== build 31 ==
Design apb_top, start of the top module:
module apb_top(
    input        pclk,
    input        presetn,
    input        start,
    input        write,
    input [31:0] addr,
    input [31:0] wdata,
    input [3:0]  strb,
    input [2:0]  prot,
    output [31:0] rdata,
    output        done,
    output        error
);
Size: ~430 flip-flops, ~110 I/O pins.
==> flow/config.mk <==
export PLATFORM = sky130hd
export DESIGN_NAME = apb_top
export DESIGN_NICKNAME = apb_top
export VERILOG_FILES = /design/flow/design.v
export SDC_FILE = /design/flow/constraint.sdc
export NUM_CORES = 4
export LEC_CHECK = 0
export ABC_AREA = 1
export CAP_MARGIN = 30
export CORE_ASPECT_RATIO = 0.5
export CORE_MARGIN = 2
export CORE_UTILIZATION = 16
export CTS_CLUSTER_DIAMETER = 220
export CTS_CLUSTER_SIZE = 13
export GPL_ROUTABILITY_DRIVEN = 1
export PLACE_DENSITY_LB_ADDON = 0.08
export SETUP_SLACK_MARGIN = 0.61
export SLEW_MARGIN = 20
==> flow/constraint.sdc <==
create_clock -name core_clock -period 2.38 [get_ports {pclk}]
set_input_delay 0.4760 -clock core_clock [delete_from_list [all_inputs] [get_ports {pclk}]]
set_output_delay 0.4760 -clock core_clock [all_outputs]
set_load 0.01 [all_outputs]
run.sh (not shown) runs the stock make flow with config.mk's settings and CLKGATE_MAP_FILE=.
### build 31 -> build 80
Settings: CTS_CLUSTER_DIAMETER: 220 -> 356; CORE_ASPECT_RATIO: 0.5 -> 1.03; SLEW_MARGIN: 20 -> 30; PLACE_DENSITY_LB_ADDON: 0.08 -> 0.14; CTS_CLUSTER_SIZE: 13 -> 15; SETUP_SLACK_MARGIN: 0.61 -> unset; the clock period (ns, I/O delays scaled along): 2.38 -> 3.15.
[summary]
- Per the final summary, build 80 finished and its layout is clean on timing, DRC and antenna.
- Compared with build 31, build 80 shows layout overhead on the synthesized area lower by 12 points.
- On global routing usage summed across all routing layers: between build 31 and build 80, it ends up lower for build 80.
- Maximum number of pins on one net before global-route repair up about 13% in build 80 wrt build 31
- Build 31 → build 80: sequential share of layout area shows an increase of 4.5 points, hold slack increased 0.067 ns.
- On internal cell power, build 80 does better than build 31.
- | clock period minus worst slack | build 80 vs build 31 | 0.69 ns higher |
- Comparing build 31 and build 80, the lower post-route total power is on build 80.
- Post-layout worst setup margin: higher on build 80
For build 24, these inputs were changed with respect to build 80:
Settings: a change of CTS_CLUSTER_DIAMETER from 356 to 220; an added SETUP_SLACK_MARGIN of 0.11; a change of the clock period (ns, I/O delays scaled along) from 3.15 to 2.38.
[summary]
Sort build 24 and build 80 by total met3 wirelength after detailed routing, descending, and build 80 comes first.
Launching element of the worst setup path: master.paddr[31]$_DFFE_PN0P_ -> build 24, master.paddr[28]$_DFFE_PN0P_ -> build 80
Changes observed in build 24 relative to build 80: final-layout clock buffer total held; portion of the layout cell area used by clock cells went down by 0.16 points.
Input changes introduced in build 5 (baseline for comparison: build 24):
Settings: clearing CTS_CLUSTER_SIZE, which used to be 15; clearing PLACE_DENSITY_LB_ADDON, which used to be 0.14; clearing SETUP_SLACK_MARGIN, which used to be 0.11; swapping 16 for 68 in CORE_UTILIZATION; swapping 220 for 400 in CTS_CLUSTER_DIAMETER; swapping 30 for 20 in SLEW_MARGIN; swapping 30 for 20 in CAP_MARGIN; clearing CORE_ASPECT_RATIO, which used to be 1.03; clearing GPL_ROUTABILITY_DRIVEN, which used to be 1; swapping 2.38 for 1.66 in the clock period (ns, I/O delays scaled along).
### Flow results
- What build 24 reported for maximum number of pins on one net before global-route repair has to be multiplied by 0.941 to get the figure for build 5.
- Complete run, failing final checks: build 5, reason setup timing.
- Power in sequential cells, build 24 and build 5, higher one = build 5.
- Looking at leakage power figure, build 5 sits 4.7% higher than build 24 does.

apb_top again, from the RTL that the note above started with.
Settings: LEC_CHECK=0, ABC_AREA=0, CAP_MARGIN=30, CORE_ASPECT_RATIO=1.03, CORE_MARGIN=2, CORE_UTILIZATION=70, CTS_CLUSTER_DIAMETER=356, CTS_CLUSTER_SIZE=14, GPL_ROUTABILITY_DRIVEN=1, PLACE_DENSITY_LB_ADDON=0.05, SETUP_SLACK_MARGIN=0.37, SLEW_MARGIN=30; clock period 2.42 ns.
The first run produced a clean layout.
==> next run, changes <==
ABC_AREA = default   (was 0)
CAP_MARGIN = 20   (was 30)
CORE_ASPECT_RATIO = default   (was 1.03)
CORE_UTILIZATION = 46   (was 70)
CTS_CLUSTER_DIAMETER = default   (was 356)
CTS_CLUSTER_SIZE = default   (was 14)
GPL_ROUTABILITY_DRIVEN = default   (was 1)
PLACE_DENSITY_LB_ADDON = default   (was 0.05)
SETUP_SLACK_MARGIN = default   (was 0.37)
SLEW_MARGIN = 20   (was 30)
clock period = 3.0 ns   (was 2.42 ns; I/O delays follow)
The changed run finished clean.
Setup slack gains 0.15 ns.
Core utilization drops by 33 points.
Cell area is lower by a few percent.
Global-route usage drops by 11 points.
Total power shrinks by roughly a tenth.
Worst hold slack degrades by 0.46 ns.
Power is estimated from default activity; no workload was simulated.
